==> flow/design.v <==
module division(input clk, input rst, input start, input [31:0] dividendo, divisor,
                output [31:0] cociente, residuo, output done);
reg [31:0] shift_register;
reg [31:0] pre_divisor;
reg [31:0] cont;
reg idle;                       
reg done_r;                     
reg [15:0] resta, pre_cocido, res, cocido;
always @ (posedge clk) begin
  done_r <= 1'b0;
  if (rst) begin
    idle = 1'b1;
  end else if (idle) begin
    if (start) begin
      cont = 32'b0;
      shift_register = {8'b0, dividendo[15:0]};
      pre_cocido = 16'b0;
      pre_divisor = divisor;
      shift_register = shift_register << 1;
      cont = cont + 1'b1;
      idle = 1'b0;
    end
  end else begin
    if (cont < 5'd17) begin
      if (shift_register[31:16] < pre_divisor[15:0]) begin
        pre_cocido = pre_cocido << 1;
      end else begin
        resta = shift_register[31:16] - pre_divisor[15:0];
        pre_cocido = pre_cocido << 1;
        pre_cocido[0] = 1'b1;
        shift_register[31:16] = resta;
      end
      shift_register = shift_register << 1;
      cont = cont + 1'b1;
    end else begin
      cocido = pre_cocido;
      res = shift_register[31:16]>>1;
      idle = 1'b1;
      done_r <= 1'b1;
    end
  end
end
assign cociente = {16'b0, cocido};
assign residuo = {16'b0, res};
assign done = done_r;
endmodule
==> flow/run.sh <==
#!/bin/bash
# the make line also repeats each setting of config.mk as NAME=value (left out here)
make -C /OpenROAD-flow-scripts/flow DESIGN_CONFIG=/design/flow/config.mk WORK_HOME=/design/flow/orfs CLKGATE_MAP_FILE= finish
==> flow/config.mk <==
export PLATFORM = sky130hd
export DESIGN_NAME = division
export DESIGN_NICKNAME = division
export VERILOG_FILES = /design/flow/design.v
export SDC_FILE = /design/flow/constraint.sdc
export NUM_CORES = 4
export LEC_CHECK = 0
export CAP_MARGIN = 20
export CORE_MARGIN = 2
export CORE_UTILIZATION = 67
export CTS_CLUSTER_SIZE = 36
export PLACE_DENSITY = 0.6
export SLEW_MARGIN = 35
==> flow/constraint.sdc <==
create_clock -name core_clock -period 6.75 [get_ports {clk}]
set_input_delay 1.3500 -clock core_clock [delete_from_list [all_inputs] [get_ports {clk}]]
set_output_delay 1.3500 -clock core_clock [all_outputs]
set_load 0.01 [all_outputs]
==> flow_metrics.tcl, run 1 <==
# yosys + openroad results
set metrics [dict create \
    status "complete, no violations" \
    worst_slack_ns 3.13 \
    post-route-period-util_pct 53.6 \
    critical_path.endpoint_type "flop" \
    ys_seq_share_pct 61.3 \
    synth-edff-count 126 \
    path_depth 5 \
    yosysCellCount 482 \
    r2r_cells 9 \
    flop_cell "edfxtp_1" \
    sequentialPower_uw 927 \
    vias_per_cell 5.48 \
    clk_pin_slew_ns 0.06 \
    warnings 61 \
    crit_start "rst" \
    p_sw_share_pct 22.6 \
    grt.overflow.total 0 \
    drc 0 \
    synth_area_leader_cell "edfxtp_1" \
    crit_path_max_fanout 41 \
    mi_logic_area_um2 2130 \
    numClockSinks 128 \
    cap_violations 0 \
    power_clock_uw 914 \
    rr_startpoint "cont[0]$_SDFFCE_PP1P_" \
    cts_tree "done" \
    slew_headroom_pct 45.5 \
    track_usage_pct 22.4 \
    p_int_mw 1.55 \
    die_h_um 100 \
    cp.buffers_inverters 3 \
    cts_resized 0 \
    synth.distinct_cells 55 \
    die_w_um 100 \
    whs_endpoint "cocido[15]$_DFFE_PP_" \
    wl_per_cell_um 16.0 \
    synth-xor-area-share_pct 5.48 \
    fill_cells 521 \
    crit_end "shift_register[20]$_SDFFCE_PP0P_" \
    final.min_clock_period_ns 3.62 \
    yosys-top-cells-area "edfxtp_1, buf_4, xor2_1" \
    core-area_um2 9150 \
    core.rowCount 35 \
    common_cells "edfxtp_1, nor2_1, buf_4" \
    grt_max_degree 84 \
    grt_pass1_vias 3675 \
    clock_latency_ns 0.51 \
    cp_slowest_cell "inv_2" \
    power.density_nw_per_um2 269 \
    finalSetupViolCount 0 \
    clock_power_share_pct 45.7 \
    grt_pass1_wl_um 17200 \
    dp_hpwl_um 6950 \
    hold_viol 0 \
    ys_sh_adder_pct 3.93 \
    cp_top_family "buffers and inverters" \
    ys_warn_count 1 \
    path_cells "clkdlybuf4s50_1 > and3b_2 > a21oi_1 > inv_2 > buf_4" \
    synth-area-yosys_um2 6240 \
    top_logic_kind "simple AND/OR/NAND/NOR gates" \
    p_seq_share_pct 46.3 \
    nNetsFinal 642 \
    fin_setup_tns_ns 0 \
    flop_area_um2 3820 \
    num_antenna_cells 0 \
    clockBufferDepth 2 \
    slew_viol_final 0 \
    pin_count 132 \
    holdPathStages 0 \
    hp-start "pre_cocido[15]$_SDFFCE_PP0P_" \
    final_util_pct 81.5 \
    crit_arrival_ns 3.76 \
    ant_nets 0 \
    crit_path_start_kind "input port" \
    syn_to_final_growth_pct 19.6 \
    ctsHoldBuffers 0 \
    ff2ff_setup_slack_ns 3.59 \
    antenna_found_initial 0 \
    fin_worst_skew_ns 0.00769 \
    pg_comb_uw 161 \
    path_class "in2reg" \
    ys_sh_aoi_pct 4.91 \
    syn_inst 482 \
    worstMarginPinSlew_ns 0.816 \
    largestPowerGroup "sequential cells" \
    muxShareOfSynthArea_pct 4.95 \
    cts_buffers 17 \
    root_buffer "clkbuf_8" \
    postSynthAreaPerCell_um2 12.9 \
    required_ns 6.90 \
    drt_iter0_markers 126 \
    syn_area_um2 6240 \
    pre_cts_ws_ns 2.25 \
    reg2reg_to "shift_register[20]$_SDFFCE_PP0P_" \
    rsz0062_at_grt "false" \
    synth_async_sr_flop_share_pct 0 \
    firstDrtPassIters 4 \
    synthMostInstantiatedCell "edfxtp_1" \
    fmax_ghz 0.277 \
    max_stage_delay_ns 0.62 \
    totalWireLength_um 10900 \
    switchingPower_uw 453 \
    ys_sh_simple_pct 12.7 \
    leakagePower_nw 2.70 \
    post_cts_buffers 0 \
    ir_drop_v 0.000235 \
    top_area_share_pct 60.6 \
    p_total_mw 2.00 \
    die_area_um2 10100 \
    fp_util_pct 68.2 \
    hold_class "reg2reg" \
    p_comb_share_pct 8.1 \
    vias 3728 \
    gp_congestion 0.900 \
    htreeDepth 4 \
    io_buffers 66 \
    ys.flops 128 \
]
[layer usage]
layer,part of all wire (%),GRT usage (%),vias to the layer above
met1,42,26.7,1811
met3,3.6,5.96,14
met5,0,0,-
met2,54,38.7,91
li1,-,-,1812
met4,1.3,9.06,0
[final cells by class]
class | count | area share [%]
well taps | 111 | 1.86
inverters | 23 | 1.16
clock inverters | 15 | 2.43
clock buffers | 17 | 5.55
repair buffers | 69 | 9.21
flip-flops and latches | 128 | 51.3
multi-input cells | 317 | 28.5
[per-stage QoR]
stage / cells / hold WS [ns] / cell area [um2]
5_1_grt: 680 / 0.435 / 7460
2_1_floorplan: 514 / 0.400 / 6360
6_report: 680 / 0.433 / 7460
4_1_cts: 680 / 0.437 / 7450
3_5_place_dp: 648 / 0.418 / 6860
3_3_place_gp: 648 / 0.406 / 6860
==> inputs of run 2 (changes only) <==
CORE_UTILIZATION = 17   (was 67)
CTS_CLUSTER_DIAMETER = 178   (was not set)
CTS_CLUSTER_SIZE = 46   (was 36)
GPL_ROUTABILITY_DRIVEN = 1   (was not set)
MAX_ROUTING_LAYER = met4   (was not set)
PLACE_DENSITY = not set   (was 0.6)
SLEW_MARGIN = 10   (was 35)
TNS_END_PERCENT = 40   (was not set)
clock period = 6.09 ns   (was 6.75 ns; I/O delays follow)
==> flow_metrics.tcl, run 2 <==
# yosys + openroad results
set metrics [dict create \
    pin_count 132 \
    postSynthAreaPerCell_um2 12.9 \
    synthMostInstantiatedCell "edfxtp_1" \
    flop_cell "edfxtp_1" \
    slew_viol_final 0 \
    p_sw_share_pct 25.3 \
    htreeDepth 4 \
    synth-edff-count 126 \
    ys_seq_share_pct 61.3 \
    sequentialPower_mw 1.03 \
    die_w_um 196 \
    core-area_um2 36300 \
    crit_path_max_fanout 57 \
    post-route-period-util_pct 63.2 \
    ys_sh_simple_pct 12.7 \
    crit_arrival_ns 3.98 \
    fin_worst_skew_ns 0.0110 \
    die_h_um 196 \
    drc 0 \
    p_int_mw 1.63 \
    synth-xor-area-share_pct 5.48 \
    pre_cts_ws_ns 1.66 \
    syn_inst 482 \
    ys.flops 128 \
    root_buffer "clkbuf_16" \
    track_usage_pct 6.93 \
    pg_comb_uw 179 \
    vias_per_cell 3.52 \
    clockBufferDepth 2 \
    final.min_clock_period_ns 3.85 \
    firstDrtPassIters 4 \
    die_area_um2 38200 \
    vias 3652 \
    power.density_nw_per_um2 277 \
    design_area_um2 7870 \
    grt_pass1_vias 3629 \
    cts_resized 0 \
    flop_area_um2 3830 \
    p_comb_share_pct 8.2 \
    fill_cells 3846 \
    clock_latency_ns 0.42 \
    common_cells "edfxtp_1, nor2_1, buf_4" \
    yosysCellCount 482 \
    syn_area_um2 6240 \
    core.rowCount 70 \
    rr_startpoint "shift_register[16]$_DFFE_PP_" \
    yosys-top-cells-area "edfxtp_1, buf_4, xor2_1" \
    clock_power_share_pct 44.7 \
    switchingPower_uw 551 \
    ant_nets 0 \
    synth_async_sr_flop_share_pct 0 \
    cp.buffers_inverters 3 \
    status "complete, no violations" \
    totalWireLength_um 12400 \
    rsz0062_at_grt "false" \
    gp_congestion 0.717 \
    wl_per_cell_um 12.0 \
    post_cts_buffers 0 \
    r2r_cells 10 \
    p_seq_share_pct 47.2 \
    clk_pin_slew_ns 0.06 \
    cp_slowest_cell "clkinv_2" \
    numClockSinks 128 \
    io_buffers 66 \
    required_ns 6.22 \
    largestPowerGroup "sequential cells" \
    holdPathStages 0 \
    warnings 59 \
    worstMarginPinSlew_ns 1.06 \
    top_logic_kind "simple AND/OR/NAND/NOR gates" \
    hold_viol 0 \
    reg2reg_to "shift_register[22]$_SDFFCE_PP0P_" \
    ctsHoldBuffers 0 \
    hold_class "reg2reg" \
    fin_setup_tns_ns 0 \
    finalSetupViolCount 0 \
    ys_warn_count 1 \
    cts_buffers 17 \
    num_antenna_cells 0 \
    cts_tree "done" \
    path_cells "clkdlybuf4s50_1 > and3b_1 > a21oi_1 > clkinv_2 > buf_4" \
    cp_top_family "buffers and inverters" \
    ff2ff_setup_slack_ns 2.82 \
    synth-area-yosys_um2 6240 \
    path_depth 5 \
    whs_endpoint "cocido[15]$_DFFE_PP_" \
    nNetsFinal 642 \
    fp_util_pct 17.2 \
    synth_area_leader_cell "edfxtp_1" \
    grt_pass1_wl_um 19600 \
    mi_logic_area_um2 2120 \
    grt.overflow.total 0 \
    path_class "in2reg" \
    antenna_found_initial 0 \
    crit_start "rst" \
    worst_slack_ns 2.24 \
    critical_path.endpoint_type "flop" \
    syn_to_final_growth_pct 26.2 \
    max_stage_delay_ns 0.79 \
    ir_drop_v 0.000196 \
    synth.distinct_cells 55 \
    grt_max_degree 75 \
    top_area_share_pct 60.6 \
    placedInstanceArea_um2 7310 \
    muxShareOfSynthArea_pct 4.95 \
    fmax_ghz 0.260 \
    drt_iter0_markers 274 \
    cap_violations 0 \
    leakagePower_nw 2.69 \
    crit_path_start_kind "input port" \
    ys_sh_aoi_pct 4.91 \
    dp_hpwl_um 8410 \
    hp-start "pre_cocido[15]$_SDFFCE_PP0P_" \
    p_total_mw 2.18 \
    final_util_pct 21.7 \
    crit_end "shift_register[18]$_SDFFCE_PP0P_" \
    slew_headroom_pct 29.5 \
    ys_sh_adder_pct 3.93 \
    power_clock_uw 974 \
]
[run 2: layout make-up]
type | instances | area share, %
inverter | 23 | 1.11
clock inverter | 15 | 1.78
tap | 468 | 7.44
multi-input combinational | 317 | 27.0
timing repair buffer | 69 | 8.68
sequential | 128 | 48.6
clock buffer | 17 | 5.40
[run 2: stage by stage]
stage,instances,hold WS [ns]
floorplan,514,0.400
global placement,1005,0.410
detailed placement,1005,0.421
CTS,1037,0.437
global route,1037,0.445
finish,1037,0.432
[run 2: routing by layer]
layer / share of wire, % / GRT usage (%)
met5: 0 / -
met4: 1.3 / 2.80
met3: 3.3 / 2.00
met2: 49 / 11.1
met1: 46 / 8.18
==> inputs of run 3 (changes only) <==
CORE_UTILIZATION = 66   (was 17)
CTS_CLUSTER_DIAMETER = not set   (was 178)
CTS_CLUSTER_SIZE = not set   (was 46)
GPL_ROUTABILITY_DRIVEN = not set   (was 1)
MAX_ROUTING_LAYER = not set   (was met4)
SETUP_SLACK_MARGIN = 1.85   (was not set)
SLEW_MARGIN = 20   (was 10)
TNS_END_PERCENT = not set   (was 40)
clock period = 7.29 ns   (was 6.09 ns; I/O delays follow)
==> flow_metrics.tcl, run 3 <==
# yosys + openroad results
set metrics [dict create \
    synthMostInstantiatedCell "edfxtp_1" \
    clockBufferDepth 2 \
    num_antenna_cells 0 \
    fin_setup_tns_ns 0 \
    die_area_um2 10200 \
    drc 0 \
    p_sw_share_pct 22.8 \
    crit_arrival_ns 4.15 \
    ys_sh_aoi_pct 4.91 \
    pin_count 132 \
    crit_path_max_fanout 40 \
    hp-start "pre_cocido[15]$_SDFFCE_PP0P_" \
    firstDrtPassIters 5 \
    core-area_um2 9200 \
    fmax_ghz 0.250 \
    critical_path.endpoint_type "flop" \
    place_inst 648 \
    dp_hpwl_um 6980 \
    sequentialPower_uw 858 \
    final.min_clock_period_ns 4.01 \
    cts_buffers 17 \
    power.density_nw_per_um2 249 \
    clock_latency_ns 0.51 \
    synth-edff-count 126 \
    pg_comb_uw 150 \
    clk_pin_slew_ns 0.06 \
    holdPathStages 0 \
    wl_per_cell_um 16.1 \
    flop_cell "edfxtp_1" \
    leakagePower_nw 2.70 \
    cts_tree "done" \
    reg2reg_to "shift_register[27]$_SDFFCE_PP0P_" \
    cts_resized 0 \
    p_comb_share_pct 8.1 \
    max_stage_delay_ns 0.81 \
    muxShareOfSynthArea_pct 4.95 \
    syn_to_final_growth_pct 19.5 \
    clock_power_share_pct 45.8 \
    die_h_um 101 \
    fp_util_pct 67.8 \
    top_area_share_pct 60.6 \
    antenna_found_initial 0 \
    yosysCellCount 482 \
    grt.overflow.total 0 \
    rr_startpoint "shift_register[16]$_DFFE_PP_" \
    io_buffers 66 \
    slew_headroom_pct 32.0 \
    top_logic_kind "simple AND/OR/NAND/NOR gates" \
    worst_slack_ns 3.28 \
    yosys-top-cells-area "edfxtp_1, buf_4, xor2_1" \
    synth.distinct_cells 55 \
    vias_per_cell 5.60 \
    grt_max_degree 84 \
    hold_viol 0 \
    nNetsFinal 642 \
    vias 3811 \
    placedInstanceArea_um2 6860 \
    track_usage_pct 22.4 \
    ys_warn_count 1 \
    p_int_mw 1.43 \
    timing.hold.ws_ns 0.433 \
    cap_violations 0 \
    synth_async_sr_flop_share_pct 0 \
    path_class "in2reg" \
    ir_drop_v 0.000162 \
    totalWireLength_um 10900 \
    drt_iter0_markers 200 \
    synth_area_leader_cell "edfxtp_1" \
    gp_congestion 0.859 \
    syn_inst 482 \
    htreeDepth 4 \
    grt_pass1_wl_um 17500 \
    p_seq_share_pct 46.2 \
    r2r_cells 10 \
    ys_seq_share_pct 61.3 \
    hold_class "reg2reg" \
    switchingPower_uw 423 \
    ctsHoldBuffers 0 \
    largestPowerGroup "sequential cells" \
    whs_endpoint "cocido[15]$_DFFE_PP_" \
    ys_sh_adder_pct 3.93 \
    final_util_pct 81.0 \
    power_clock_uw 850 \
    fin_cells 680 \
    cp.buffers_inverters 3 \
    path_cells "clkdlybuf4s50_1 > and3b_1 > a21oi_1 > inv_2 > buf_4" \
    cp_slowest_cell "and3b_1" \
    worstMarginPinSlew_ns 1.02 \
    ys.flops 128 \
    crit_start "rst" \
    finalSetupViolCount 0 \
    syn_area_um2 6240 \
    postSynthAreaPerCell_um2 12.9 \
    fin_worst_skew_ns 0.00644 \
    synth-area-yosys_um2 6240 \
    cp_top_family "buffers and inverters" \
    rsz0062_at_grt "false" \
    p_total_mw 1.86 \
    required_ns 7.44 \
    common_cells "edfxtp_1, nor2_1, buf_4" \
    numClockSinks 128 \
    ys_sh_simple_pct 12.7 \
    synth-xor-area-share_pct 5.48 \
    design_area_um2 7450 \
    warnings 61 \
    ff2ff_setup_slack_ns 4.02 \
    root_buffer "clkbuf_8" \
    pre_cts_ws_ns 2.67 \
    ant_nets 0 \
    path_depth 5 \
    status "complete, no violations" \
    die_w_um 101 \
    core.rowCount 35 \
    crit_end "shift_register[29]$_SDFFCE_PP0P_" \
    grt_pass1_vias 3588 \
    crit_path_start_kind "input port" \
    post-route-period-util_pct 55.0 \
    slew_viol_final 0 \
    post_cts_buffers 0 \
]
-- run 3: layer usage --
metal	up-vias	global-route usage, %	routed length, um
met4	0	8.84	142
met1	1858	28.0	4490
met5	-	0	0
li1	1814	-	-
met3	10	4.90	522
met2	129	38.3	5770
-- run 3: final cells by class --
type	instances	area [um2]
Sequential cell	128	3820
Multi-Input combinational cell	317	2120
Fill cell	538	1740
Timing Repair Buffer	69	683
Clock buffer	17	414
Clock inverter	15	181
Tap cell	111	139
Inverter	23	86.3
==> inputs of run 4 (changes only) <==
ABC_AREA = 1   (was not set)
CORE_ASPECT_RATIO = 0.74   (was not set)
CORE_UTILIZATION = 72   (was 66)
CTS_CLUSTER_DIAMETER = 94   (was not set)
CTS_CLUSTER_SIZE = 96   (was not set)
PLACE_DENSITY_LB_ADDON = 0.01   (was not set)
SETUP_SLACK_MARGIN = 0.18   (was 1.85)
clock period = 2.46 ns   (was 7.29 ns; I/O delays follow)
==> flow_metrics.tcl, run 4 <==
# yosys + openroad results
set metrics [dict create \
    largestPowerGroup "clock" \
    rr_startpoint "shift_register[24]$_SDFFCE_PP0P_" \
    gp_congestion 0.958 \
    holdPathStages 0 \
    r2r_cells 9 \
    clock_latency_ns 0.43 \
    cp_top_family "simple AND/OR/NAND/NOR gates" \
    crit_path_start_kind "flop" \
    syn_inst 767 \
    synth-area-yosys_um2 7080 \
    vias_per_cell 5.92 \
    yosys-top-cells-area "edfxtp_1, nand2_1, inv_1" \
    htreeDepth 4 \
    yosysCellCount 767 \
    postSynthAreaPerCell_um2 9.23 \
    clock_power_share_pct 46.1 \
    ff2ff_setup_slack_ns 0.13 \
    synth.distinct_cells 43 \
    pg_comb_uw 686 \
    syn_to_final_growth_pct 23.7 \
    p_int_mw 4.46 \
    track_usage_pct 35.8 \
    drc 0 \
    io_buffers 66 \
    fill_cells 373 \
    core-area_um2 9660 \
    synth-edff-count 126 \
    reg2reg_to "shift_register[21]$_SDFFCE_PP0P_" \
    syn_area_um2 7080 \
    grt_pass1_vias 5422 \
    p_seq_share_pct 42.5 \
    finalSetupViolCount 0 \
    clk_pin_slew_ns 0.06 \
    nNetsFinal 955 \
    grt_pass1_wl_um 28200 \
    die_w_um 119 \
    grt_max_degree 35 \
    totalWireLength_um 20300 \
    max_stage_delay_ns 0.48 \
    crit_path_max_fanout 6 \
    status "complete, no violations" \
    core.rowCount 31 \
    fmax_ghz 0.428 \
    hold_class "reg2reg" \
    die_h_um 89.3 \
    final.min_clock_period_ns 2.33 \
    path_depth 9 \
    required_ns 2.65 \
    die_area_um2 10600 \
    ys.flops 128 \
    fin_worst_skew_ns 0.00810 \
    top_area_share_pct 53.5 \
    whs_endpoint "cocido[15]$_DFFE_PP_" \
    crit_start "shift_register[24]$_SDFFCE_PP0P_" \
    common_cells "nand2_1, edfxtp_1, inv_1" \
    clockBufferDepth 2 \
    wl_per_cell_um 20.0 \
    num_antenna_cells 0 \
    root_buffer "clkbuf_16" \
    fp_util_pct 73.3 \
    leakagePower_nw 3.68 \
    cts_buffers 17 \
    slew_viol_final 0 \
    ys_sh_aoi_pct 4.49 \
    numClockSinks 128 \
    worst_path_most_repeated_cell "nor2_2" \
    switchingPower_mw 1.55 \
    p_sw_share_pct 25.8 \
    cap_violations 0 \
    worst_slack_ns 0.126 \
    antenna_found_initial 0 \
    ys_sh_simple_pct 25.4 \
    flop_cell "edfxtp_1" \
    grt.overflow.total 0 \
    cp_slowest_cell "edfxtp_1" \
    synth_async_sr_flop_share_pct 0 \
    p_comb_share_pct 11.4 \
    ir_drop_v 0.000556 \
    ys_seq_share_pct 54.0 \
    hold_viol 0 \
    muxShareOfSynthArea_pct 0 \
    warnings 61 \
    drt_iter0_markers 980 \
    fin_setup_tns_ns 0 \
    dp_hpwl_um 11700 \
    ys_sh_adder_pct 3.47 \
    timing.hold.ws_ns 0.436 \
    ant_nets 0 \
    hp-start "pre_cocido[15]$_SDFFCE_PP0P_" \
    path_class "reg2reg" \
    critical_path.endpoint_type "flop" \
    final_util_pct 90.6 \
    p_total_mw 6.02 \
    pin_count 132 \
    rsz0062_at_grt "true" \
    post-route-period-util_pct 94.9 \
    top_logic_kind "simple AND/OR/NAND/NOR gates" \
    cp.buffers_inverters 1 \
    synth-xor-area-share_pct 1.36 \
    crit_arrival_ns 2.52 \
    path_cells "ha_1 > nand2_1 > nor2_2 > and2_4 > nand2_8 > nand2_8 > clkinvlp_4 > nor2_2 > nor2_2" \
    synth_area_leader_cell "edfxtp_1" \
    pre_cts_ws_ns 0.0795 \
    power.density_nw_per_um2 687 \
    sequentialPower_mw 2.56 \
    crit_end "shift_register[21]$_SDFFCE_PP0P_" \
    cts_tree "done" \
    vias 6007 \
    firstDrtPassIters 6 \
    ys_warn_count 1 \
    synthMostInstantiatedCell "nand2_1" \
    power_clock_mw 2.77 \
]
==> run 4: metal layers <==
layer	GRT usage, %	part of all wire (%)	vias to the layer above
met4	15.3	4.5	0
met2	59.3	46	535
met3	9.50	13	99
met5	0	0	-
met1	45.6	36	2753
li1	-	-	2620
==> run 4: final cells by class <==
cell class,count,area [um2],share of cell area (%)
well taps,132,165,1.89
repair buffers,95,923,10.6
inverters,120,454,5.19
clock buffers,17,425,4.86
multi-input cells,507,2750,31.5
flip-flops and latches,128,3820,43.7
clock inverters,15,206,2.36
==> run 4: repair_timing <==
action,in CTS,in global routing
hold buffers,0,0
setup endpoints to repair,82,84
gates resized,9,21
setup buffers,2,13
pin swaps,0,8
cloned,0,1
==> run 4: per-stage QoR <==
| stage | instance area [um2] | cells |
|---|---|---|
| 2_1_floorplan | 7210 | 799 |
| 3_5_place_dp | 7840 | 966 |
| 6_report | 8750 | 1014 |
| 4_1_cts | 8540 | 1000 |
| 3_3_place_gp | 7840 | 966 |
| 5_1_grt | 8750 | 1014 |
==> inputs of run 5 (changes only) <==
ABC_AREA = 0   (was 1)
CAP_MARGIN = 30   (was 20)
CORE_ASPECT_RATIO = not set   (was 0.74)
CTS_CLUSTER_DIAMETER = 359   (was 94)
CTS_CLUSTER_SIZE = not set   (was 96)
HOLD_SLACK_MARGIN = -0.09   (was not set)
PLACE_DENSITY_LB_ADDON = 0.09   (was 0.01)
SETUP_SLACK_MARGIN = not set   (was 0.18)
clock period = 4.9 ns   (was 2.46 ns; I/O delays follow)
==> flow_metrics.tcl, run 5 <==
# yosys + openroad results
set metrics [dict create \
    rr_startpoint "shift_register[16]$_DFFE_PP_" \
    sequentialPower_mw 1.28 \
    clock_latency_ns 0.53 \
    synth.distinct_cells 55 \
    r2r_cells 11 \
    crit_path_max_fanout 12 \
    vias_per_cell 6.20 \
    synth_area_leader_cell "edfxtp_1" \
    rsz0062_at_grt "false" \
    yosysCellCount 482 \
    common_cells "edfxtp_1, nor2_1, buf_4" \
    ys_warn_count 1 \
    synthMostInstantiatedCell "edfxtp_1" \
    hold_viol 0 \
    ys_sh_simple_pct 12.7 \
    top_logic_kind "simple AND/OR/NAND/NOR gates" \
    critical_path.endpoint_type "flop" \
    clk_pin_slew_ns 0.07 \
    fp_util_pct 75.2 \
    drc 0 \
    num_antenna_cells 0 \
    ys.flops 128 \
    syn_area_um2 6240 \
    wl_per_cell_um 20.3 \
    path_class "reg2reg" \
    clock_power_share_pct 44.1 \
    gp_congestion 0.911 \
    power_clock_mw 1.20 \
    ys_sh_aoi_pct 4.91 \
    leakagePower_nw 2.71 \
    core.rowCount 33 \
    post-route-period-util_pct 62.0 \
    post_cts_buffers 0 \
    die_w_um 97.1 \
    ir_drop_v 0.000269 \
    totalWireLength_um 13800 \
    clockBufferDepth 2 \
    path_cells "inv_1 > ha_1 > fa_1 > nand2b_1 > a21oi_2 > nor3b_2 > o21bai_2 > o22a_1 > buf_8 > mux2i_1 > nor2_1" \
    ant_nets 0 \
    grt_pass1_wl_um 21700 \
    top_area_share_pct 60.6 \
    antenna_found_initial 0 \
    crit_arrival_ns 3.29 \
    grt_pass1_vias 4141 \
    max_stage_delay_ns 0.45 \
    hold_class "reg2reg" \
    whs_endpoint "cocido[15]$_DFFE_PP_" \
    holdPathStages 0 \
    crit_end "shift_register[28]$_SDFFCE_PP0P_" \
    p_comb_share_pct 8.8 \
    fin_worst_skew_ns 0.00881 \
    muxShareOfSynthArea_pct 4.95 \
    yosys-top-cells-area "edfxtp_1, buf_4, xor2_1" \
    crit_start "shift_register[16]$_DFFE_PP_" \
    vias 4196 \
    dp_hpwl_um 7660 \
    pg_comb_uw 241 \
    grt.overflow.total 0 \
    fin_setup_tns_ns 0 \
    ctsHoldBuffers 0 \
    synth-xor-area-share_pct 5.48 \
    syn_inst 482 \
    crit_path_start_kind "flop" \
    required_ns 5.15 \
    firstDrtPassIters 9 \
    cts_resized 0 \
    grt_max_degree 55 \
    status "complete, no violations" \
    die_h_um 97.1 \
    root_buffer "clkbuf_8" \
    reg2reg_to "shift_register[28]$_SDFFCE_PP0P_" \
    track_usage_pct 30.0 \
    drt_iter0_markers 415 \
    p_seq_share_pct 47.1 \
    worstMarginPinSlew_ns 0.623 \
    slew_headroom_pct 58.5 \
    cts_tree "done" \
    mi_logic_area_um2 2120 \
    nNetsFinal 645 \
    cap_violations 0 \
    die_area_um2 9430 \
    ff2ff_setup_slack_ns 1.86 \
    numClockSinks 128 \
    power.density_nw_per_um2 366 \
    io_buffers 66 \
    pin_count 132 \
    flop_area_um2 3820 \
    slew_viol_final 0 \
    htreeDepth 4 \
    core-area_um2 8300 \
    switchingPower_uw 680 \
    ys_seq_share_pct 61.3 \
    p_sw_share_pct 25.0 \
    synth-area-yosys_um2 6240 \
    synth_async_sr_flop_share_pct 0 \
    final.min_clock_period_ns 3.04 \
    p_int_mw 2.04 \
    cp.buffers_inverters 2 \
    synth-edff-count 126 \
    cts_buffers 17 \
    path_depth 11 \
    postSynthAreaPerCell_um2 12.9 \
    syn_to_final_growth_pct 19.5 \
    hp-start "pre_cocido[15]$_SDFFCE_PP0P_" \
    ys_sh_adder_pct 3.93 \
    largestPowerGroup "sequential cells" \
    flop_cell "edfxtp_1" \
    fin_cells 677 \
    cp_top_family "AND-OR/OR-AND gates" \
    cp_slowest_cell "o22a_1" \
    place_inst 644 \
    finalSetupViolCount 0 \
    fmax_ghz 0.329 \
    warnings 59 \
    fill_cells 313 \
]
-- run 5: layout make-up --
type / instances / share of cell area, %
inverters: 23 / 1.16
well taps: 105 / 1.76
clock inverters: 15 / 2.01
multi-input cells: 317 / 28.5
flip-flops and latches: 128 / 51.3
clock buffers: 17 / 5.55
repair buffers: 72 / 9.73
-- run 5: routing by layer --
layer  GRT usage, %  wire length [um]
met1           35.6              4960
met2           51.2              7120
met3           7.34              1070
met4           14.8               621
met5              0                 0
-- run 5: metrics by stage --
step | instance area [um2] | utilization [%] | power, mW | hold WS [ns] | setup slack [ns]
CTS | 7440 | 89.7 | 2.72 | 0.428 | 1.58
finish | 7460 | 89.8 | 2.73 | 0.429 | 1.86
floorplan | 6360 | - | 1.47 | 0.400 | 1.27
global placement | 6880 | 82.9 | 1.51 | 0.403 | 1.82
global route | 7460 | 89.8 | 2.80 | 0.455 | 1.76
detailed placement | 6880 | 82.9 | 1.52 | 0.415 | 1.70
==> inputs of run 6 (changes only) <==
ABC_AREA = not set   (was 0)
CAP_MARGIN = 20   (was 30)
CORE_ASPECT_RATIO = 1.33   (was not set)
CORE_UTILIZATION = 18   (was 72)
CTS_CLUSTER_DIAMETER = 231   (was 359)
CTS_CLUSTER_SIZE = 58   (was not set)
HOLD_SLACK_MARGIN = 0.06   (was -0.09)
PLACE_DENSITY = 0.85   (was not set)
PLACE_DENSITY_LB_ADDON = not set   (was 0.09)
SETUP_SLACK_MARGIN = 1.26   (was not set)
TNS_END_PERCENT = 65   (was not set)
clock period = 4.96 ns   (was 4.9 ns; I/O delays follow)
==> flow_metrics.tcl, run 6 <==
# yosys + openroad results
set metrics [dict create \
    ir_drop_v 0.000183 \
    antenna_found_initial 0 \
    wl_per_cell_um 11.8 \
    clock_power_share_pct 45.2 \
    pin_count 132 \
    fin_cells 1010 \
    path_depth 10 \
    ys_sh_simple_pct 12.7 \
    cts_buffers 17 \
    track_usage_pct 6.95 \
    flop_cell "edfxtp_1" \
    io_buffers 66 \
    pg_comb_uw 221 \
    core-area_um2 34200 \
    synth_async_sr_flop_share_pct 0 \
    cp.buffers_inverters 1 \
    yosys-top-cells-area "edfxtp_1, buf_4, xor2_1" \
    synthMostInstantiatedCell "edfxtp_1" \
    fin_setup_tns_ns 0 \
    max_stage_delay_ns 0.81 \
    cap_violations 0 \
    p_seq_share_pct 46.6 \
    ys_warn_count 1 \
    htreeDepth 4 \
    cts_resized 0 \
    power.density_nw_per_um2 345 \
    placedInstanceArea_um2 7280 \
    vias_per_cell 3.72 \
    grt.overflow.total 0 \
    cp_top_family "AND-OR/OR-AND gates" \
    fp_util_pct 18.3 \
    p_total_mw 2.71 \
    switchingPower_uw 666 \
    ctsHoldBuffers 0 \
    sequentialPower_mw 1.26 \
    power_clock_mw 1.22 \
    hp-start "pre_cocido[15]$_SDFFCE_PP0P_" \
    slew_headroom_pct 33.6 \
    required_ns 5.10 \
    clock_latency_ns 0.42 \
    status "complete, no violations" \
    ys_sh_aoi_pct 4.91 \
    ff2ff_setup_slack_ns 1.88 \
    syn_to_final_growth_pct 25.8 \
    worst_slack_ns 1.88 \
    gp_congestion 0.823 \
    die_area_um2 36200 \
    synth.distinct_cells 55 \
    drc 0 \
    muxShareOfSynthArea_pct 4.95 \
    p_int_mw 2.04 \
    synth-edff-count 126 \
    yosysCellCount 482 \
    holdPathStages 0 \
    path_cells "inv_1 > ha_1 > fa_1 > nand2b_1 > a21oi_2 > nor3b_2 > o21bai_2 > o22a_1 > mux2i_1 > nor2_1" \
    syn_inst 482 \
    final.min_clock_period_ns 3.08 \
    p_sw_share_pct 24.6 \
    fin_worst_skew_ns 0.0119 \
    numClockSinks 128 \
    vias 3758 \
    cts_tree "done" \
    drt_iter0_markers 241 \
    ys_sh_adder_pct 3.93 \
    rsz0062_at_grt "false" \
    grt_pass1_vias 3781 \
    largestPowerGroup "sequential cells" \
    path_class "reg2reg" \
    leakagePower_nw 2.69 \
    clockBufferDepth 2 \
    rr_startpoint "shift_register[16]$_DFFE_PP_" \
    crit_end "shift_register[27]$_SDFFCE_PP0P_" \
    design_area_um2 7850 \
    common_cells "edfxtp_1, nor2_1, buf_4" \
    firstDrtPassIters 4 \
    critical_path.endpoint_type "flop" \
    whs_endpoint "cocido[15]$_DFFE_PP_" \
    reg2reg_to "shift_register[27]$_SDFFCE_PP0P_" \
    timing.hold.ws_ns 0.420 \
    crit_path_start_kind "flop" \
    crit_start "shift_register[16]$_DFFE_PP_" \
    clk_pin_slew_ns 0.07 \
    core.rowCount 78 \
    synth-area-yosys_um2 6240 \
    ys_seq_share_pct 61.3 \
    p_comb_share_pct 8.2 \
    totalWireLength_um 12000 \
    grt_max_degree 84 \
    final_util_pct 23.0 \
    die_w_um 165 \
    r2r_cells 10 \
    dp_hpwl_um 8180 \
    top_area_share_pct 60.6 \
    worstMarginPinSlew_ns 0.996 \
    synth_area_leader_cell "edfxtp_1" \
    ys.flops 128 \
    warnings 59 \
    nNetsFinal 643 \
    hold_viol 0 \
    cp_slowest_cell "o22a_1" \
    fmax_ghz 0.325 \
    die_h_um 219 \
    root_buffer "clkbuf_16" \
    finalSetupViolCount 0 \
    slew_viol_final 0 \
    grt_pass1_wl_um 19100 \
    crit_arrival_ns 3.21 \
    top_logic_kind "simple AND/OR/NAND/NOR gates" \
    num_antenna_cells 0 \
    post_cts_buffers 0 \
    synth-xor-area-share_pct 5.48 \
    post-route-period-util_pct 62.1 \
    place_inst 978 \
    postSynthAreaPerCell_um2 12.9 \
    ant_nets 0 \
    pre_cts_ws_ns 1.45 \
    syn_area_um2 6240 \
    crit_path_max_fanout 18 \
    hold_class "reg2reg" \
]
[run 6: cell type report]
class | instances | area (um2)
fill | 3617 | 26300
sequential | 128 | 3820
multi-input combinational | 317 | 2120
timing repair buffer | 70 | 691
tap | 440 | 551
clock buffer | 17 | 425
clock inverter | 15 | 146
inverter | 23 | 87.6
[run 6: metal layers]
layer  share of wire (%)  GRT usage, %
met1                  43          8.22
met3                 4.8          2.07
met2                  51          11.7
met4                 1.9          2.84
met5                   0             0
==> inputs of run 7 (changes only) <==
ABC_AREA = 0   (was not set)
CAP_MARGIN = 30   (was 20)
CORE_ASPECT_RATIO = not set   (was 1.33)
CORE_MARGIN = 4   (was 2)
CORE_UTILIZATION = 42   (was 18)
CTS_CLUSTER_DIAMETER = 233   (was 231)
CTS_CLUSTER_SIZE = 98   (was 58)
HOLD_SLACK_MARGIN = not set   (was 0.06)
PLACE_DENSITY = not set   (was 0.85)
PLACE_DENSITY_LB_ADDON = 0.3   (was not set)
SETUP_SLACK_MARGIN = not set   (was 1.26)
TNS_END_PERCENT = 20   (was 65)
clock period = 4.9 ns   (was 4.96 ns; I/O delays follow)
==> flow_metrics.tcl, run 7 <==
# yosys + openroad results
set metrics [dict create \
    clk_pin_slew_ns 0.05 \
    synth-xor-area-share_pct 5.48 \
    required_ns 4.98 \
    ys_warn_count 1 \
    grt_max_degree 84 \
    finalSetupViolCount 0 \
    path_depth 6 \
    pre_cts_ws_ns 1.57 \
    ctsHoldBuffers 0 \
    crit_end "shift_register[22]$_SDFFCE_PP0P_" \
    core.rowCount 44 \
    largestPowerGroup "sequential cells" \
    clockBufferDepth 2 \
    die_w_um 130 \
    cp_slowest_cell "clkdlybuf4s50_1" \
    reg2reg_to "shift_register[27]$_SDFFCE_PP0P_" \
    rr_startpoint "shift_register[16]$_DFFE_PP_" \
    max_stage_delay_ns 0.48 \
    syn_inst 482 \
    p_seq_share_pct 46.7 \
    grt.overflow.total 0 \
    clock_latency_ns 0.41 \
    globalRouteMet2Util_pct 20.1 \
    yosysCellCount 482 \
    fin_worst_skew_ns 0.00535 \
    die_h_um 130 \
    worstMarginPinSlew_ns 0.905 \
    nNetsFinal 644 \
    slew_headroom_pct 39.6 \
    hold_viol 0 \
    leakagePower_nw 2.70 \
    ys.flops 128 \
    vias_per_cell 4.90 \
    die_area_um2 16900 \
    rsz0062_at_grt "false" \
    synth_async_sr_flop_share_pct 0 \
    synth-edff-count 126 \
    fp_util_pct 42.9 \
    grt-busiest-layer "met2" \
    holdPathStages 0 \
    synth-area-yosys_um2 6240 \
    switchingPower_uw 587 \
    grt_pass1_wl_um 17700 \
    totalWireLength_um 10800 \
    r2r_cells 11 \
    postSynthAreaPerCell_um2 12.9 \
    ys_sh_simple_pct 12.7 \
    common_cells "edfxtp_1, nor2_1, buf_4" \
    clock_power_share_pct 45.1 \
    fmax_ghz 0.348 \
    top_area_share_pct 60.6 \
    power_clock_mw 1.23 \
    syn_area_um2 6240 \
    drc 0 \
    p_sw_share_pct 21.5 \
    warnings 59 \
    crit_start "rst" \
    fin_setup_tns_ns 0 \
    final.min_clock_period_ns 2.87 \
    p_int_mw 2.15 \
    root_buffer "clkbuf_16" \
    antenna_found_initial 0 \
    grt_pass1_vias 3609 \
    power.density_nw_per_um2 362 \
    use_met3_pct 4.87 \
    gp_congestion 0.828 \
    syn_to_final_growth_pct 21.2 \
    num_antenna_cells 0 \
    status "complete, no violations" \
    cts_buffers 17 \
    critical_path.endpoint_type "flop" \
    crit_path_max_fanout 55 \
    post_cts_buffers 0 \
    sequentialPower_mw 1.28 \
    path_cells "clkdlybuf4s50_1 > and3b_1 > buf_4 > a21oi_1 > inv_2 > buf_12" \
    numClockSinks 128 \
    flop_cell "edfxtp_1" \
    worst_slack_ns 2.03 \
    top_logic_kind "simple AND/OR/NAND/NOR gates" \
    p_comb_share_pct 8.2 \
    ir_drop_v 0.000236 \
    drt_iter0_markers 243 \
    path_class "in2reg" \
    vias 3692 \
    synth.distinct_cells 55 \
    cp_top_family "buffers and inverters" \
    cap_violations 0 \
    pin_count 132 \
    yosys-top-cells-area "edfxtp_1, buf_4, xor2_1" \
    whs_endpoint "cocido[15]$_DFFE_PP_" \
    post-route-period-util_pct 58.6 \
    crit_arrival_ns 2.95 \
    crit_path_start_kind "input port" \
    firstDrtPassIters 4 \
    htreeDepth 4 \
    ant_nets 0 \
    ff2ff_setup_slack_ns 2.08 \
    ys_sh_adder_pct 3.93 \
    cts_tree "done" \
    cts_resized 0 \
    slew_viol_final 0 \
    cp.buffers_inverters 4 \
    synthMostInstantiatedCell "edfxtp_1" \
    wl_per_cell_um 14.4 \
    use_met1_pct 17.9 \
    ys_sh_aoi_pct 4.91 \
    hp-start "pre_cocido[15]$_SDFFCE_PP0P_" \
    muxShareOfSynthArea_pct 4.95 \
    core-area_um2 14500 \
    hold_class "reg2reg" \
    ys_seq_share_pct 61.3 \
    synth_area_leader_cell "edfxtp_1" \
    track_usage_pct 13.4 \
    dp_hpwl_um 7160 \
    pg_comb_uw 225 \
    io_buffers 66 \
]
==> run 7: cell type report <==
class | count | area [um2]
Fill cell | 1255 | 6970
Sequential cell | 128 | 3820
Multi-Input combinational cell | 317 | 2120
Timing Repair Buffer | 71 | 718
Clock buffer | 19 | 433
Tap cell | 184 | 230
Clock inverter | 12 | 144
Inverter | 23 | 86.3
==> run 7: per-stage QoR <==
stage,instances,utilization [%],hold slack (ns),instance area (um2),total power [mW]
2_1_floorplan,514,-,0.400,6360,1.47
3_3_place_gp,722,47.9,0.402,6970,1.52
3_5_place_dp,722,47.9,0.425,6970,1.52
4_1_cts,753,51.9,0.441,7540,2.76
5_1_grt,754,52.0,0.453,7560,2.84
6_report,754,52.0,0.437,7560,2.73
==> run 7: routing by layer <==
metal	wire length, um	share of wire [%]	up-vias
li1	-	-	1821
met1	5030	46	1768
met2	5020	46	88
met3	610	5.6	15
met4	161	1.5	0
met5	0	0	-
==> inputs of run 8 (changes only) <==
CORE_MARGIN = 2   (was 4)
CORE_UTILIZATION = 70   (was 42)
CTS_CLUSTER_SIZE = 35   (was 98)
PLACE_DENSITY_LB_ADDON = not set   (was 0.3)
SETUP_SLACK_MARGIN = 0.73   (was not set)
TNS_END_PERCENT = not set   (was 20)
clock period = 2.47 ns   (was 4.9 ns; I/O delays follow)
==> flow_metrics.tcl, run 8 <==
# yosys + openroad results
set metrics [dict create \
    failed_stage "4_1_cts" \
    ys_seq_share_pct 61.3 \
    placedInstanceArea_um2 7040 \
    top_logic_kind "simple AND/OR/NAND/NOR gates" \
    die_area_um2 9680 \
    ys_warn_count 1 \
    ys_sh_simple_pct 12.7 \
    die_w_um 98.4 \
    syn_inst 482 \
    syn_area_um2 6240 \
    io_buffers 66 \
    common_cells "edfxtp_1, nor2_1, buf_4" \
    pin_count 132 \
    die_h_um 98.4 \
    yosysCellCount 482 \
    ys.flops 128 \
    dp_hpwl_um 7760 \
    postSynthAreaPerCell_um2 12.9 \
    flop_cell "edfxtp_1" \
    ys_sh_adder_pct 3.93 \
    synth-edff-count 126 \
    top_area_share_pct 60.6 \
    synth_async_sr_flop_share_pct 0 \
    core.rowCount 34 \
    error_line "[ERROR DPL-0038] Utilization greater than 100%, impossible to legalize" \
    fp_util_pct 71.9 \
    status "aborted with a tool error" \
    synthMostInstantiatedCell "edfxtp_1" \
    synth.distinct_cells 55 \
    muxShareOfSynthArea_pct 4.95 \
    core-area_um2 8680 \
    synth-xor-area-share_pct 5.48 \
    synth_area_leader_cell "edfxtp_1" \
    gp_congestion 0.931 \
    ys_sh_aoi_pct 4.91 \
    synth-area-yosys_um2 6240 \
    yosys-top-cells-area "edfxtp_1, buf_4, xor2_1" \
]
run 8: through the flow:
step / worst slack, ns / util [%] / hold slack (ns) / instances
after floorplan: -0.0821 / - / 0.400 / 514
after global placement: 0.0903 / 81.1 / 0.404 / 653
after detailed placement: 0.0289 / 81.1 / 0.408 / 653
==> inputs of run 9 (changes only) <==
ABC_AREA = not set   (was 0)
CAP_MARGIN = 15   (was 30)
CORE_UTILIZATION = 40   (was 70)
CTS_CLUSTER_DIAMETER = not set   (was 233)
CTS_CLUSTER_SIZE = not set   (was 35)
PLACE_DENSITY = 0.61   (was not set)
SETUP_SLACK_MARGIN = -0.1   (was 0.73)
SLEW_MARGIN = 25   (was 20)
clock period = 6.57 ns   (was 2.47 ns; I/O delays follow)
==> flow_metrics.tcl, run 9 <==
# yosys + openroad results
set metrics [dict create \
    status "complete, no violations" \
    core-area_um2 15200 \
    pin_count 132 \
    gp_congestion 0.852 \
    synth_async_sr_flop_share_pct 0 \
    worstMarginPinSlew_ns 1.04 \
    ys_sh_simple_pct 12.7 \
    numClockSinks 128 \
    holdPathStages 0 \
    finalSetupViolCount 0 \
    syn_area_um2 6240 \
    crit_path_start_kind "input port" \
    p_sw_share_pct 22.4 \
    postSynthAreaPerCell_um2 12.9 \
    crit_arrival_ns 3.92 \
    largestPowerGroup "sequential cells" \
    drc 0 \
    power_clock_uw 785 \
    hold_viol 0 \
    ff2ff_setup_slack_ns 3.41 \
    placedInstanceArea_um2 6960 \
    synth_area_leader_cell "edfxtp_1" \
    fp_util_pct 41.0 \
    vias_per_cell 4.85 \
    synth-area-yosys_um2 6240 \
    warnings 59 \
    ctsHoldBuffers 0 \
    fin_setup_tns_ns 0 \
    power.density_nw_per_um2 255 \
    required_ns 6.66 \
    common_cells "edfxtp_1, nor2_1, buf_4" \
    use_met1_pct 15.5 \
    wl_per_cell_um 14.3 \
    pg_comb_uw 164 \
    clockBufferDepth 2 \
    root_buffer "clkbuf_16" \
    p_comb_share_pct 8.6 \
    muxShareOfSynthArea_pct 4.95 \
    critical_path.endpoint_type "flop" \
    top_logic_kind "simple AND/OR/NAND/NOR gates" \
    num_antenna_cells 0 \
    synth.distinct_cells 55 \
    htreeDepth 4 \
    use_met3_pct 4.45 \
    nNetsFinal 643 \
    leakagePower_nw 2.65 \
    r2r_cells 9 \
    cp_top_family "buffers and inverters" \
    max_stage_delay_ns 0.83 \
    crit_path_max_fanout 41 \
    cap_violations 0 \
    hp-start "pre_cocido[15]$_SDFFCE_PP0P_" \
    syn_to_final_growth_pct 19.4 \
    ys_warn_count 1 \
    cp.buffers_inverters 3 \
    p_int_mw 1.48 \
    ys_seq_share_pct 61.3 \
    p_seq_share_pct 50.1 \
    top_area_share_pct 60.6 \
    clock_latency_ns 0.42 \
    die_w_um 129 \
    path_class "in2reg" \
    ir_drop_v 0.000176 \
    die_area_um2 16600 \
    yosysCellCount 482 \
    synth-xor-area-share_pct 5.48 \
    synthMostInstantiatedCell "edfxtp_1" \
    final_util_pct 49.0 \
    sequentialPower_uw 953 \
    final.min_clock_period_ns 3.83 \
    antenna_found_initial 0 \
    fin_cells 756 \
    ys.flops 128 \
    grt_pass1_vias 3582 \
    reg2reg_to "shift_register[25]$_SDFFCE_PP0P_" \
    cts_tree "done" \
    rsz0062_at_grt "false" \
    die_h_um 129 \
    clock_power_share_pct 41.3 \
    place_inst 726 \
    globalRouteMet2Util_pct 22.8 \
    syn_inst 482 \
    ys_sh_adder_pct 3.93 \
    rr_startpoint "pre_divisor[0]$_DFFE_PP_" \
    drt_iter0_markers 188 \
    slew_headroom_pct 30.4 \
    design_area_um2 7450 \
    grt.overflow.total 0 \
    clk_pin_slew_ns 0.05 \
    path_cells "clkdlybuf4s50_1 > and3b_1 > a21oi_1 > inv_2 > buf_4" \
    slew_viol_final 0 \
    dp_hpwl_um 7120 \
    fmax_ghz 0.261 \
    hold_class "reg2reg" \
    fin_worst_skew_ns 0.00791 \
    timing.hold.ws_ns 0.427 \
    core.rowCount 45 \
    yosys-top-cells-area "edfxtp_1, buf_4, xor2_1" \
    vias 3664 \
    post_cts_buffers 0 \
    path_depth 5 \
    ant_nets 0 \
    grt-busiest-layer "met2" \
    cts_resized 0 \
    switchingPower_uw 425 \
    io_buffers 66 \
    synth-edff-count 126 \
    ys_sh_aoi_pct 4.91 \
    track_usage_pct 13.5 \
    cts_buffers 17 \
    whs_endpoint "cocido[15]$_DFFE_PP_" \
    totalWireLength_um 10800 \
    crit_start "rst" \
    grt_pass1_wl_um 17100 \
    firstDrtPassIters 4 \
    flop_cell "edfxtp_1" \
    crit_end "shift_register[11]$_DFFE_PP_" \
    grt_max_degree 84 \
    post-route-period-util_pct 58.3 \
    cp_slowest_cell "and3b_1" \
]
==> run 9: layer usage <==
metal  wire (um)  vias to the layer above  share of wire [%]
li1            -                     1808                  -
met1        4740                     1764                 44
met2        5390                       70                 50
met3         468                       22                4.3
met4         235                        0                2.2
met5           0                        -                  0
==> run 9: layout make-up <==
class                           instances  area, um2
Fill cell                            1349       7760
Sequential cell                       128       3820
Multi-Input combinational cell        317       2120
Timing Repair Buffer                   70        691
Clock buffer                           20        437
Tap cell                              188        235
Inverter                               23       86.3
Clock inverter                         10       48.8
==> run 9: through the flow <==
stage	worst slack, ns	power (mW)
4_1_cts	2.63	1.92
2_1_floorplan	2.60	1.09
6_report	2.74	1.90
3_3_place_gp	2.24	1.13
3_5_place_dp	2.18	1.13
5_1_grt	2.46	1.98
==> inputs of run 10 (changes only) <==
ABC_AREA = 0   (was not set)
CAP_MARGIN = 5   (was 15)
CELL_PAD_IN_SITES_GLOBAL_PLACEMENT = 2   (was not set)
CORE_MARGIN = 3   (was 2)
CORE_UTILIZATION = 51   (was 40)
CTS_CLUSTER_DIAMETER = 95   (was not set)
GPL_ROUTABILITY_DRIVEN = 1   (was not set)
GPL_TIMING_DRIVEN = 1   (was not set)
MAX_ROUTING_LAYER = met4   (was not set)
MIN_ROUTING_LAYER = met1   (was not set)
PLACE_DENSITY = not set   (was 0.61)
SETUP_SLACK_MARGIN = not set   (was -0.1)
SLEW_MARGIN = 35   (was 25)
TNS_END_PERCENT = 60   (was not set)
clock period = 4.14 ns   (was 6.57 ns; I/O delays follow)
==> flow_metrics.tcl, run 10 <==
# yosys + openroad results
set metrics [dict create \
    worst_slack_ns 1.15 \
    final_util_pct 63.7 \
    final.min_clock_period_ns 2.99 \
    finalSetupViolCount 0 \
    path_class "reg2reg" \
    p_comb_share_pct 8.3 \
    post-route-period-util_pct 72.2 \
    place_inst 683 \
    cp_top_family "AND-OR/OR-AND gates" \
    slew_viol_final 0 \
    path_cells "inv_1 > ha_1 > fa_1 > nand2b_1 > a21oi_2 > nor3b_2 > o21bai_2 > o22a_1 > buf_4 > mux2i_1 > nor2_1" \
    r2r_cells 11 \
    core-area_um2 11700 \
    ys_seq_share_pct 61.3 \
    htreeDepth 4 \
    firstDrtPassIters 4 \
    max_stage_delay_ns 0.45 \
    syn_inst 482 \
    clock_latency_ns 0.41 \
    top_area_share_pct 60.6 \
    yosysCellCount 482 \
    root_buffer "clkbuf_16" \
    synth.distinct_cells 55 \
    p_sw_share_pct 22.0 \
    synth-area-yosys_um2 6240 \
    gp_congestion 0.761 \
    hold_viol 0 \
    drt_iter0_markers 208 \
    power_clock_mw 1.31 \
    fin_worst_skew_ns 0.00629 \
    die_w_um 117 \
    pre_cts_ws_ns 1.14 \
    crit_start "shift_register[16]$_DFFE_PP_" \
    die_h_um 117 \
    warnings 61 \
    pg_comb_uw 257 \
    dp_hpwl_um 7130 \
    yosys-top-cells-area "edfxtp_1, buf_4, xor2_1" \
    cts_tree "done" \
    common_cells "edfxtp_1, nor2_1, buf_4" \
    muxShareOfSynthArea_pct 4.95 \
    ys_sh_aoi_pct 4.91 \
    cap_violations 0 \
    crit_end "shift_register[29]$_SDFFCE_PP0P_" \
    vias_per_cell 5.13 \
    rr_startpoint "shift_register[16]$_DFFE_PP_" \
    cts_resized 0 \
    num_antenna_cells 0 \
    ff2ff_setup_slack_ns 1.15 \
    fp_util_pct 53.5 \
    hold_class "reg2reg" \
    critical_path.endpoint_type "flop" \
    p_seq_share_pct 49.1 \
    ys_sh_adder_pct 3.93 \
    crit_path_max_fanout 12 \
    path_depth 11 \
    rsz0062_at_grt "false" \
    ys_warn_count 1 \
    slew_headroom_pct 52.3 \
    crit_path_start_kind "flop" \
    status "complete, no violations" \
    syn_area_um2 6240 \
    fin_cells 713 \
    core.rowCount 39 \
    cp_slowest_cell "o22a_1" \
    synthMostInstantiatedCell "edfxtp_1" \
    wl_per_cell_um 15.4 \
    flop_cell "edfxtp_1" \
    post_cts_buffers 0 \
    numClockSinks 128 \
    p_int_mw 2.41 \
    postSynthAreaPerCell_um2 12.9 \
    crit_arrival_ns 3.13 \
    ys.flops 128 \
    vias 3656 \
    grt_max_degree 57 \
    syn_to_final_growth_pct 19.1 \
    design_area_um2 7430 \
    cp.buffers_inverters 2 \
    required_ns 4.28 \
    grt_pass1_vias 3536 \
    placedInstanceArea_um2 6920 \
    clockBufferDepth 2 \
    drc 0 \
    hp-start "pre_cocido[2]$_SDFFCE_PP0P_" \
    ys_sh_simple_pct 12.7 \
    synth_area_leader_cell "edfxtp_1" \
    nNetsFinal 645 \
    ant_nets 0 \
    synth-xor-area-share_pct 5.48 \
    clk_pin_slew_ns 0.05 \
    reg2reg_to "shift_register[29]$_SDFFCE_PP0P_" \
    cts_buffers 17 \
    switchingPower_uw 678 \
    die_area_um2 13600 \
    sequentialPower_mw 1.52 \
    power.density_nw_per_um2 416 \
    worstMarginPinSlew_ns 0.715 \
    track_usage_pct 17.5 \
    io_buffers 66 \
    holdPathStages 0 \
    ir_drop_v 0.000405 \
    synth-edff-count 126 \
    totalWireLength_um 11000 \
    fmax_ghz 0.334 \
    fin_setup_tns_ns 0 \
    grt.overflow.total 0 \
    pin_count 132 \
    grt_pass1_wl_um 17500 \
    p_total_mw 3.09 \
    top_logic_kind "simple AND/OR/NAND/NOR gates" \
    ctsHoldBuffers 0 \
    timing.hold.ws_ns 0.437 \
    antenna_found_initial 0 \
    largestPowerGroup "sequential cells" \
    leakagePower_nw 2.68 \
    whs_endpoint "cocido[2]$_DFFE_PP_" \
    synth_async_sr_flop_share_pct 0 \
    clock_power_share_pct 42.5 \
]
-- run 10: layer usage --
| metal | wire length [um] | vias to the layer above | global-route usage (%) | share of wire [%] |
|---|---|---|---|---|
| met5 | 0 | - | - | 0 |
| met4 | 144 | 0 | 6.35 | 1.3 |
| met3 | 631 | 14 | 5.85 | 5.8 |
| met2 | 4840 | 103 | 24.3 | 44 |
| met1 | 5340 | 1723 | 24.2 | 49 |
| li1 | - | 1816 | - | - |
-- run 10: area by class of cell --
| class | count | area (um2) |
|---|---|---|
| repair buffers | 72 | 706 |
| well taps | 143 | 179 |
| inverters | 23 | 86.3 |
| fillers | 907 | 4230 |
| flip-flops and latches | 128 | 3820 |
| clock inverters | 9 | 70.1 |
| clock buffers | 21 | 440 |
| multi-input cells | 317 | 2120 |
==> inputs of run 11 (changes only) <==
CAP_MARGIN = 30   (was 5)
CELL_PAD_IN_SITES_GLOBAL_PLACEMENT = not set   (was 2)
CORE_MARGIN = 2   (was 3)
CORE_UTILIZATION = 70   (was 51)
CTS_CLUSTER_DIAMETER = 29   (was 95)
CTS_CLUSTER_SIZE = 37   (was not set)
GPL_ROUTABILITY_DRIVEN = not set   (was 1)
GPL_TIMING_DRIVEN = not set   (was 1)
MAX_ROUTING_LAYER = not set   (was met4)
MIN_ROUTING_LAYER = not set   (was met1)
SETUP_SLACK_MARGIN = 0.51   (was not set)
SLEW_MARGIN = 20   (was 35)
TNS_END_PERCENT = not set   (was 60)
clock period = 2.54 ns   (was 4.14 ns; I/O delays follow)
==> flow_metrics.tcl, run 11 <==
# yosys + openroad results
set metrics [dict create \
    ys_sh_simple_pct 12.7 \
    muxShareOfSynthArea_pct 4.95 \
    ys.flops 128 \
    error_line "[ERROR DPL-0033] detailed placement checks failed during check placement." \
    synth_async_sr_flop_share_pct 0 \
    die_area_um2 9680 \
    top_area_share_pct 60.6 \
    die_h_um 98.4 \
    synth_area_leader_cell "edfxtp_1" \
    ys_seq_share_pct 61.3 \
    core-area_um2 8680 \
    io_buffers 66 \
    ys_sh_adder_pct 3.93 \
    syn_inst 482 \
    pre_cts_ws_ns 0.00837 \
    dp_hpwl_um 7680 \
    synth-area-yosys_um2 6240 \
    synthMostInstantiatedCell "edfxtp_1" \
    ys_warn_count 1 \
    synth-xor-area-share_pct 5.48 \
    yosysCellCount 482 \
    core.rowCount 34 \
    synth-edff-count 126 \
    status "aborted with a tool error" \
    ys_sh_aoi_pct 4.91 \
    gp_congestion 0.914 \
    failed_stage "4_1_cts" \
    postSynthAreaPerCell_um2 12.9 \
    flop_cell "edfxtp_1" \
    die_w_um 98.4 \
    common_cells "edfxtp_1, nor2_1, buf_4" \
    yosys-top-cells-area "edfxtp_1, buf_4, xor2_1" \
    synth.distinct_cells 55 \
    top_logic_kind "simple AND/OR/NAND/NOR gates" \
    pin_count 132 \
    place_inst 651 \
    syn_area_um2 6240 \
    fp_util_pct 71.9 \
]
run 11: metrics by stage:
step / power (mW) / instance area (um2) / TNS (ns)
detailed placement: 2.97 / 7030 / 0
global placement: 2.95 / 7030 / 0
floorplan: 2.84 / 6440 / -0.956
==> inputs of run 12 (changes only) <==
ABC_AREA = not set   (was 0)
CAP_MARGIN = 20   (was 30)
CORE_UTILIZATION = 68   (was 70)
CTS_CLUSTER_DIAMETER = not set   (was 29)
CTS_CLUSTER_SIZE = not set   (was 37)
PLACE_DENSITY = 0.6   (was not set)
SETUP_SLACK_MARGIN = not set   (was 0.51)
clock period = 4.18 ns   (was 2.54 ns; I/O delays follow)
==> flow_metrics.tcl, run 12 <==
# yosys + openroad results
set metrics [dict create \
    r2r_cells 11 \
    power_clock_mw 1.45 \
    cp.buffers_inverters 2 \
    top_logic_kind "simple AND/OR/NAND/NOR gates" \
    nNetsFinal 645 \
    totalWireLength_um 12000 \
    hold_viol 0 \
    warnings 61 \
    critical_path.endpoint_type "flop" \
    path_depth 11 \
    yosys-top-cells-area "edfxtp_1, buf_4, xor2_1" \
    cp_top_family "AND-OR/OR-AND gates" \
    vias 3839 \
    crit_path_max_fanout 10 \
    max_stage_delay_ns 0.48 \
    fin_worst_skew_ns 0.0112 \
    cts_resized 0 \
    yosysCellCount 482 \
    ctsHoldBuffers 0 \
    grt.overflow.total 0 \
    switchingPower_uw 721 \
    path_class "reg2reg" \
    crit_path_start_kind "flop" \
    status "complete, no violations" \
    synthMostInstantiatedCell "edfxtp_1" \
    whs_endpoint "cocido[15]$_DFFE_PP_" \
    fin_cells 680 \
    rsz0062_at_grt "false" \
    firstDrtPassIters 5 \
    gp_congestion 0.911 \
    path_cells "inv_1 > ha_1 > fa_1 > nand2b_1 > a21oi_2 > nor3b_2 > o21bai_2 > o22a_1 > buf_4 > mux2i_1 > nor2_1" \
    leakagePower_nw 2.71 \
    clk_pin_slew_ns 0.06 \
    drt_iter0_markers 218 \
    wl_per_cell_um 17.6 \
    synth_area_leader_cell "edfxtp_1" \
    die_h_um 99.8 \
    cp_slowest_cell "o22a_1" \
    syn_to_final_growth_pct 19.8 \
    muxShareOfSynthArea_pct 4.95 \
    ys_warn_count 1 \
    root_buffer "clkbuf_8" \
    synth_async_sr_flop_share_pct 0 \
    clock_power_share_pct 45.0 \
    num_antenna_cells 0 \
    p_sw_share_pct 22.4 \
    post-route-period-util_pct 76.0 \
    sequentialPower_mw 1.50 \
    ys_sh_aoi_pct 4.91 \
    required_ns 4.41 \
    p_int_mw 2.50 \
    worstMarginPinSlew_ns 0.631 \
    die_w_um 99.8 \
    htreeDepth 4 \
    place_inst 648 \
    hold_class "reg2reg" \
    ff2ff_setup_slack_ns 1.00 \
    core.rowCount 34 \
    ant_nets 0 \
    cts_buffers 17 \
    power.density_nw_per_um2 430 \
    hp-start "pre_cocido[15]$_SDFFCE_PP0P_" \
    rr_startpoint "shift_register[16]$_DFFE_PP_" \
    track_usage_pct 25.9 \
    synth.distinct_cells 55 \
    ys_sh_simple_pct 12.7 \
    ys.flops 128 \
    core-area_um2 8810 \
    top_area_share_pct 60.6 \
    clockBufferDepth 2 \
    synth-edff-count 126 \
    grt_max_degree 53 \
    postSynthAreaPerCell_um2 12.9 \
    dp_hpwl_um 7540 \
    vias_per_cell 5.65 \
    pg_comb_uw 269 \
    slew_viol_final 0 \
    crit_end "shift_register[28]$_SDFFCE_PP0P_" \
    largestPowerGroup "sequential cells" \
    p_comb_share_pct 8.4 \
    ys_sh_adder_pct 3.93 \
    die_area_um2 9960 \
    final.min_clock_period_ns 3.18 \
    post_cts_buffers 0 \
    clock_latency_ns 0.51 \
    grt_pass1_wl_um 19700 \
    synth-xor-area-share_pct 5.48 \
    slew_headroom_pct 57.9 \
    finalSetupViolCount 0 \
    io_buffers 66 \
    drc 0 \
    cap_violations 0 \
    flop_cell "edfxtp_1" \
    crit_start "shift_register[16]$_DFFE_PP_" \
    cts_tree "done" \
    syn_inst 482 \
    fp_util_pct 70.8 \
    fin_setup_tns_ns 0 \
    timing.hold.ws_ns 0.436 \
    numClockSinks 128 \
    p_seq_share_pct 46.7 \
    synth-area-yosys_um2 6240 \
    syn_area_um2 6240 \
    common_cells "edfxtp_1, nor2_1, buf_4" \
    ys_seq_share_pct 61.3 \
    crit_arrival_ns 3.41 \
    grt_pass1_vias 3960 \
    holdPathStages 0 \
    antenna_found_initial 0 \
    worst_slack_ns 1.00 \
    reg2reg_to "shift_register[28]$_SDFFCE_PP0P_" \
    pre_cts_ws_ns 1.06 \
    ir_drop_v 0.000291 \
    pin_count 132 \
    fmax_ghz 0.315 \
]
## run 12: metrics by stage
step	util, %	instance area, um2	total power [mW]
6_report	84.9	7470	3.22
5_1_grt	84.9	7470	3.32
2_1_floorplan	-	6360	1.72
3_3_place_gp	78.2	6890	1.77
3_5_place_dp	78.2	6890	1.79
4_1_cts	84.9	7470	3.23
## run 12: routing by layer
layer / up-vias / wire (um) / global-route usage, %
met1: 1827 / 4640 / 32.2
met5: - / 0 / 0
met3: 32 / 712 / 6.20
met2: 152 / 6280 / 43.5
met4: 0 / 377 / 11.8
li1: 1828 / - / -
## run 12: layout make-up
class / count / area, um2
Timing Repair Buffer: 72 / 718
Clock buffer: 18 / 418
Inverter: 23 / 86.3
Tap cell: 108 / 135
Clock inverter: 14 / 166
Fill cell: 475 / 1330
Sequential cell: 128 / 3820
Multi-Input combinational cell: 317 / 2120
No activity file was given, so power comes from the tool's default toggle rates.
